==> flow/design.v (excerpt) <==
module mschdpath (
    input clk, rst_b,ld_merg,upd_mreg, input [511:0] blk, output [31:0] m0
);
    function [31:0] RtRot(input [31:0] x, input [4:0] p);
        reg [63:0] tmp; begin
        tmp = {x, x} >> p; RtRot = tmp[31:0];end
    endfunction
    function [31:0] Sgm0(input [31:0]x); begin
        Sgm0=RtRot(x,7)^RtRot(x,18)^(x>>3);end
    endfunction
    function [31:0] Sgm1(input [31:0]x); begin
        Sgm1=RtRot(x,17)^RtRot(x,19)^(x>>10);end
    endfunction
    function [31:0] Mux(input sel,input [31:0]d1,d0); begin
        Mux = (sel) ?  d1 : d0 ;end
    endfunction
    function [31:0] Word32(input [511:0]blk, input [3:0]idx); begin
        Word32 = blk[511-32*idx -:32];end
    endfunction
    wire [31:0] m[0:15];
    generate
        genvar k;
        for( k = 0; k < 16; k = k +1) begin:some_name
            if(k < 15)
                rgst #(.w(32)) i0(.clk(clk),.rst_b(rst_b),.clr(1'd0),.ld(upd_mreg),.d(Mux(ld_merg,Word32(blk,k),m[k+1])),.q(m[k]));
            else
                rgst #(.w(32)) i0(.clk(clk),.rst_b(rst_b),.clr(1'd0),.ld(upd_mreg),.d(Mux(ld_merg,Word32(blk,k),m[0] + Sgm0(m[1]) + m[9] + Sgm1(m[14]))),.q(m[k]));
        end
    endgenerate
    assign m0 = m[0];
endmodule
Settings: LEC_CHECK=0, CAP_MARGIN=20, CORE_MARGIN=2, CORE_UTILIZATION=68, CTS_CLUSTER_DIAMETER=26, CTS_CLUSTER_SIZE=66, HOLD_SLACK_MARGIN=-0.09, SETUP_SLACK_MARGIN=0.54, SLEW_MARGIN=20; clock period 3.64 ns.
run.sh (not shown) runs the stock make flow with config.mk's settings and CLKGATE_MAP_FILE=.
The baseline aborted during 4_1_cts with DPL-0033.
Change:
==> flow/config.mk (replaced) <==
export PLATFORM = sky130hd
export DESIGN_NAME = mschdpath
export DESIGN_NICKNAME = mschdpath
export VERILOG_FILES = /design/flow/design.v
export SDC_FILE = /design/flow/constraint.sdc
export NUM_CORES = 4
export LEC_CHECK = 0
export ABC_AREA = 1
export CAP_MARGIN = 20
export CORE_ASPECT_RATIO = 0.93
export CORE_MARGIN = 2
export CORE_UTILIZATION = 72
export CTS_CLUSTER_DIAMETER = 355
export CTS_CLUSTER_SIZE = 25
export SLEW_MARGIN = 20
==> flow/constraint.sdc (replaced) <==
create_clock -name core_clock -period 2.67 [get_ports {clk}]
set_input_delay 0.5340 -clock core_clock [delete_from_list [all_inputs] [get_ports {clk}]]
set_output_delay 0.5340 -clock core_clock [all_outputs]
set_load 0.01 [all_outputs]
=> Now the flow died in 5_1_grt with GRT-0116; die size shrinks by 3.2%; synthesized cell count grows by 27%; area after synthesis came out higher by 2.4%.

* * *

Starting RTL as in the previous note.
clock: 1.94 ns
lec_check: 0
abc_area: 1
cap_margin: 20
core_margin: 2
core_utilization: 72
cts_cluster_diameter: 349
cts_cluster_size: 100
slew_margin: 20
tns_end_percent: 10
The baseline never finished: it broke off in global routing.
Rerun with:
==> flow/config.mk (replaced) <==
export PLATFORM = sky130hd
export DESIGN_NAME = mschdpath
export DESIGN_NICKNAME = mschdpath
export VERILOG_FILES = /design/flow/design.v
export SDC_FILE = /design/flow/constraint.sdc
export NUM_CORES = 4
export LEC_CHECK = 0
export CAP_MARGIN = 20
export CORE_MARGIN = 2
export CORE_UTILIZATION = 66
export SLEW_MARGIN = 20
==> flow/constraint.sdc (replaced) <==
create_clock -name core_clock -period 3.71 [get_ports {clk}]
set_input_delay 0.7420 -clock core_clock [delete_from_list [all_inputs] [get_ports {clk}]]
set_output_delay 0.7420 -clock core_clock [all_outputs]
set_load 0.01 [all_outputs]
Outcome:
- With this change the flow finished with setup timing left
- synthesized area went down by 2.4%
- synthesized cell count shrinks by 21%
- die area grows by 6.4%
Rerun with:
--- a/flow/config.mk
+++ b/flow/config.mk
@@ -9,3 +9,5 @@
 export CORE_MARGIN = 2
-export CORE_UTILIZATION = 66
+export CORE_UTILIZATION = 72
+export CTS_CLUSTER_SIZE = 43
+export PLACE_DENSITY = 0.64
 export SLEW_MARGIN = 20
With this change the flow never finished: it broke off in clock tree synthesis on DPL-0033.
Die size went down by 8.2%.
Synthesized cell count is unchanged.
Synthesized area is unchanged.
Rerun with:
--- a/flow/config.mk
+++ b/flow/config.mk
@@ -7,2 +7,3 @@
 export LEC_CHECK = 0
+export ABC_AREA = 1
 export CAP_MARGIN = 20
@@ -10,4 +11,6 @@
 export CORE_UTILIZATION = 72
-export CTS_CLUSTER_SIZE = 43
-export PLACE_DENSITY = 0.64
+export CTS_CLUSTER_DIAMETER = 349
+export CTS_CLUSTER_SIZE = 100
+export SETUP_SLACK_MARGIN = 0.65
 export SLEW_MARGIN = 20
+export TNS_END_PERCENT = 10
==> flow/constraint.sdc (replaced) <==
create_clock -name core_clock -period 2.19 [get_ports {clk}]
set_input_delay 0.4380 -clock core_clock [delete_from_list [all_inputs] [get_ports {clk}]]
set_output_delay 0.4380 -clock core_clock [all_outputs]
set_load 0.01 [all_outputs]
Now the flow died in global routing.
Synthesized cell count rises by a quarter to a third.
Area after synthesis went up by a few percent.
Die area rises by a few percent.

* * *

The RTL this note starts from:
==> flow/design.v <==
module rgst #(
    parameter w=8
)(
    input clk, rst_b, ld, clr, input [w-1:0] d, output reg [w-1:0] q
);
    always @ (posedge clk, negedge rst_b)
        if (!rst_b)                 q <= 0;
        else if (clr)               q <= 0;
        else if (ld)                q <= d;
endmodule
module mschdpath (
    input clk, rst_b,ld_merg,upd_mreg, input [511:0] blk, output [31:0] m0
);
    function [31:0] RtRot(input [31:0] x, input [4:0] p);
        reg [63:0] tmp; begin
        tmp = {x, x} >> p; RtRot = tmp[31:0];end
    endfunction
    function [31:0] Sgm0(input [31:0]x); begin
        Sgm0=RtRot(x,7)^RtRot(x,18)^(x>>3);end
    endfunction
    function [31:0] Sgm1(input [31:0]x); begin
        Sgm1=RtRot(x,17)^RtRot(x,19)^(x>>10);end
    endfunction
    function [31:0] Mux(input sel,input [31:0]d1,d0); begin
        Mux = (sel) ?  d1 : d0 ;end
    endfunction
    function [31:0] Word32(input [511:0]blk, input [3:0]idx); begin
        Word32 = blk[511-32*idx -:32];end
    endfunction
    wire [31:0] m[0:15];
    generate
        genvar k;
        for( k = 0; k < 16; k = k +1) begin:some_name
            if(k < 15)
                rgst #(.w(32)) i0(.clk(clk),.rst_b(rst_b),.clr(1'd0),.ld(upd_mreg),.d(Mux(ld_merg,Word32(blk,k),m[k+1])),.q(m[k]));
            else
                rgst #(.w(32)) i0(.clk(clk),.rst_b(rst_b),.clr(1'd0),.ld(upd_mreg),.d(Mux(ld_merg,Word32(blk,k),m[0] + Sgm0(m[1]) + m[9] + Sgm1(m[14]))),.q(m[k]));
        end
    endgenerate
    assign m0 = m[0];
endmodule
make LEC_CHECK=0 CAP_MARGIN=20 CORE_MARGIN=2 CORE_UTILIZATION=68 CTS_CLUSTER_SIZE=34 HOLD_SLACK_MARGIN=-0.09 SLEW_MARGIN=20 TNS_END_PERCENT=80 finish   # period 3.82 ns
The baseline finished but fails on negative setup slack.
Then changed:
CORE_UTILIZATION = 40   (was 68)
CTS_CLUSTER_SIZE = unset   (was 34)
HOLD_SLACK_MARGIN = unset   (was -0.09)
TNS_END_PERCENT = unset   (was 80)
clock period = 4.42 ns   (was 3.82 ns; I/O delays follow)
Effect: This time the run completed with no timing, DRC or antenna violations; clock-buffer cell count rises by 7; utilization shrinks by 39 points; power is lower by 25%; final area shrinks by 1.9%; combinational power fell by 33%; sequential power drops by 14%; area after synthesis stays the same; wire length went down by 17%.
Then changed:
CORE_UTILIZATION = 68   (was 40)
CTS_CLUSTER_SIZE = 37   (was unset)
HOLD_SLACK_MARGIN = -0.05   (was unset)
clock period = 3.71 ns   (was 4.42 ns; I/O delays follow)
After rerunning:
- The new run produced a layout that fails on negative setup slack
- wire length goes up by about 20%
- fmax rises by about 4.4%
- power went up by 50%
- clock-buffer cell count goes up by 2
- worst hold slack is worse by 0.14 ns
- cell area went up by 2.8%
- combinational power rises by about 80%
- worst setup slack degrades by 0.53 ns

* * *

== alpha ==
RTL: the design.v shown in full above, as it stands there.
export LEC_CHECK = 0
export ABC_AREA = 0
export CAP_MARGIN = 25
export CELL_PAD_IN_SITES_DETAIL_PLACEMENT = 1
export CELL_PAD_IN_SITES_GLOBAL_PLACEMENT = 0
export CORE_ASPECT_RATIO = 1.69
export CORE_MARGIN = 2
export CORE_UTILIZATION = 61
export CTS_CLUSTER_SIZE = 18
export HOLD_SLACK_MARGIN = 0.06
export PLACE_DENSITY_LB_ADDON = 0.05
export SETUP_SLACK_MARGIN = 0.47
export SLEW_MARGIN = 30
export TNS_END_PERCENT = 60
create_clock -name core_clock -period 4.63 [get_ports {clk}]
alpha got as far as 3_5_place_dp, where a tool error ended the run.
Modified inputs, beta compared to alpha
# alpha
export LEC_CHECK = 0
export ABC_AREA = 0
export CAP_MARGIN = 25
export CELL_PAD_IN_SITES_DETAIL_PLACEMENT = 1
export CELL_PAD_IN_SITES_GLOBAL_PLACEMENT = 0
export CORE_ASPECT_RATIO = 1.69
export CORE_MARGIN = 2
export CORE_UTILIZATION = 61
export CTS_CLUSTER_SIZE = 18
export HOLD_SLACK_MARGIN = 0.06
export PLACE_DENSITY_LB_ADDON = 0.05
export SETUP_SLACK_MARGIN = 0.47
export SLEW_MARGIN = 30
export TNS_END_PERCENT = 60
create_clock -name core_clock -period 4.63 [get_ports {clk}]
# beta
export LEC_CHECK = 0
export ABC_AREA = 0
export CAP_MARGIN = 25
export CELL_PAD_IN_SITES_DETAIL_PLACEMENT = 1
export CELL_PAD_IN_SITES_GLOBAL_PLACEMENT = 0
export CORE_ASPECT_RATIO = 1.69
export CORE_MARGIN = 8
export CORE_UTILIZATION = 61
export CTS_CLUSTER_SIZE = 17
export HOLD_SLACK_MARGIN = 0.06
export PLACE_DENSITY_LB_ADDON = 0.08
export SETUP_SLACK_MARGIN = 0.47
export SLEW_MARGIN = 30
export TNS_END_PERCENT = 60
create_clock -name core_clock -period 4.63 [get_ports {clk}]
[summary]
- Taking alpha as the reference, in beta post-synthesis async set-or-reset flop share closely matched the old numbers, synthesized cell count closely matched the old numbers, vertical die dimension increased by 4.3% relative to the old numbers.
- Taking alpha as the reference, in beta average cell area after synthesis did not really move; chip width went up; last weighted congestion value of the routability-driven placer went down.
- alpha and beta: no clean run
- alpha did not make it past 3_5_place_dp, where a tool error ended it.
- beta terminated abnormally: 3_5_place_dp reported DPL-0033.
- Delta (beta minus alpha): die area grew by about 12%; cell area after technology mapping about even.
Inputs modified between beta and gamma:
# beta
export LEC_CHECK = 0
export ABC_AREA = 0
export CAP_MARGIN = 25
export CELL_PAD_IN_SITES_DETAIL_PLACEMENT = 1
export CELL_PAD_IN_SITES_GLOBAL_PLACEMENT = 0
export CORE_ASPECT_RATIO = 1.69
export CORE_MARGIN = 8
export CORE_UTILIZATION = 61
export CTS_CLUSTER_SIZE = 17
export HOLD_SLACK_MARGIN = 0.06
export PLACE_DENSITY_LB_ADDON = 0.08
export SETUP_SLACK_MARGIN = 0.47
export SLEW_MARGIN = 30
export TNS_END_PERCENT = 60
create_clock -name core_clock -period 4.63 [get_ports {clk}]
# gamma
export LEC_CHECK = 0
export CAP_MARGIN = 20
export CELL_PAD_IN_SITES_DETAIL_PLACEMENT = 1
export CELL_PAD_IN_SITES_GLOBAL_PLACEMENT = 2
export CORE_MARGIN = 2
export CORE_UTILIZATION = 40
export CTS_CLUSTER_SIZE = 37
export MAX_ROUTING_LAYER = met4
export SLEW_MARGIN = 20
create_clock -name core_clock -period 4.5 [get_ports {clk}]
Findings:
gamma: all stages complete, timing, DRC and antenna checks passed
gamma -> beta: number of nets at floorplan delta 0, exact match
gamma -> beta: sequential element share of the synthesized area delta 0, exact match
Comparing number of standard-cell rows in the floorplan for beta and gamma, the smaller number came from gamma.
Re post-synthesis cell type count: no difference whatsoever between gamma and beta.
Die outline width, beta and gamma: higher on gamma
Re routability congestion estimate from global placement: beta was lower than gamma.
gamma: share of the core filled by cells before placement lower than beta
Measured against each other, beta and gamma differ in placeable core region, the higher figure coming from gamma.
On die area, gamma does worse than beta.
Reported for beta and gamma, cell count in the Yosys report turned out identical to the last digit.
Comparing beta against gamma, there is no change at all in area after synthesis.
#### Input delta (delta over gamma)
# gamma
export LEC_CHECK = 0
export CAP_MARGIN = 20
export CELL_PAD_IN_SITES_DETAIL_PLACEMENT = 1
export CELL_PAD_IN_SITES_GLOBAL_PLACEMENT = 2
export CORE_MARGIN = 2
export CORE_UTILIZATION = 40
export CTS_CLUSTER_SIZE = 37
export MAX_ROUTING_LAYER = met4
export SLEW_MARGIN = 20
create_clock -name core_clock -period 4.5 [get_ports {clk}]
# delta
export LEC_CHECK = 0
export CAP_MARGIN = 20
export CORE_MARGIN = 2
export CORE_UTILIZATION = 68
export CTS_CLUSTER_SIZE = 34
export SLEW_MARGIN = 20
create_clock -name core_clock -period 3.82 [get_ports {clk}]
==> comparison <==
The layout from delta, despite a flow that completed every stage, fails the layout checks, with the failing checks listed as negative setup slack.
Compared delta vs gamma, and first-pass GRT wire length is up in delta.
gamma → delta: global-route met3 utilization went up, design area increased 3.1%.
Relative to delta, the following input files were edited for epsilon:
# delta
export LEC_CHECK = 0
export CAP_MARGIN = 20
export CORE_MARGIN = 2
export CORE_UTILIZATION = 68
export CTS_CLUSTER_SIZE = 34
export SLEW_MARGIN = 20
create_clock -name core_clock -period 3.82 [get_ports {clk}]
# epsilon
export LEC_CHECK = 0
export CAP_MARGIN = 20
export CORE_MARGIN = 2
export CORE_UTILIZATION = 72
export CTS_CLUSTER_DIAMETER = 349
export CTS_CLUSTER_SIZE = 100
export PLACE_DENSITY = 0.38
export SLEW_MARGIN = 20
export TNS_END_PERCENT = 10
create_clock -name core_clock -period 1.94 [get_ports {clk}]
Results
Cell total in the yosys stat output across delta and epsilon: no real change.
As the logs show, epsilon stopped at 4_1_cts after a tool error, so it never reached the end of the flow.
When epsilon is set beside delta, its starting density of the core turns out to be 4.9 points larger.
In the flow results for delta and epsilon, the placement-stage worst setup slack is larger on delta.
NOTE width of the die delta->epsilon decreased by a few percent
Diff delta..epsilon | post-synth area from yosys stat | unchanged
Sort delta and epsilon by total die area asc -> top: epsilon
Taking delta as the reference, in epsilon placement row count now smaller; area of the core now smaller; placed cell area now larger.
Power and IR drop assume default switching activity.
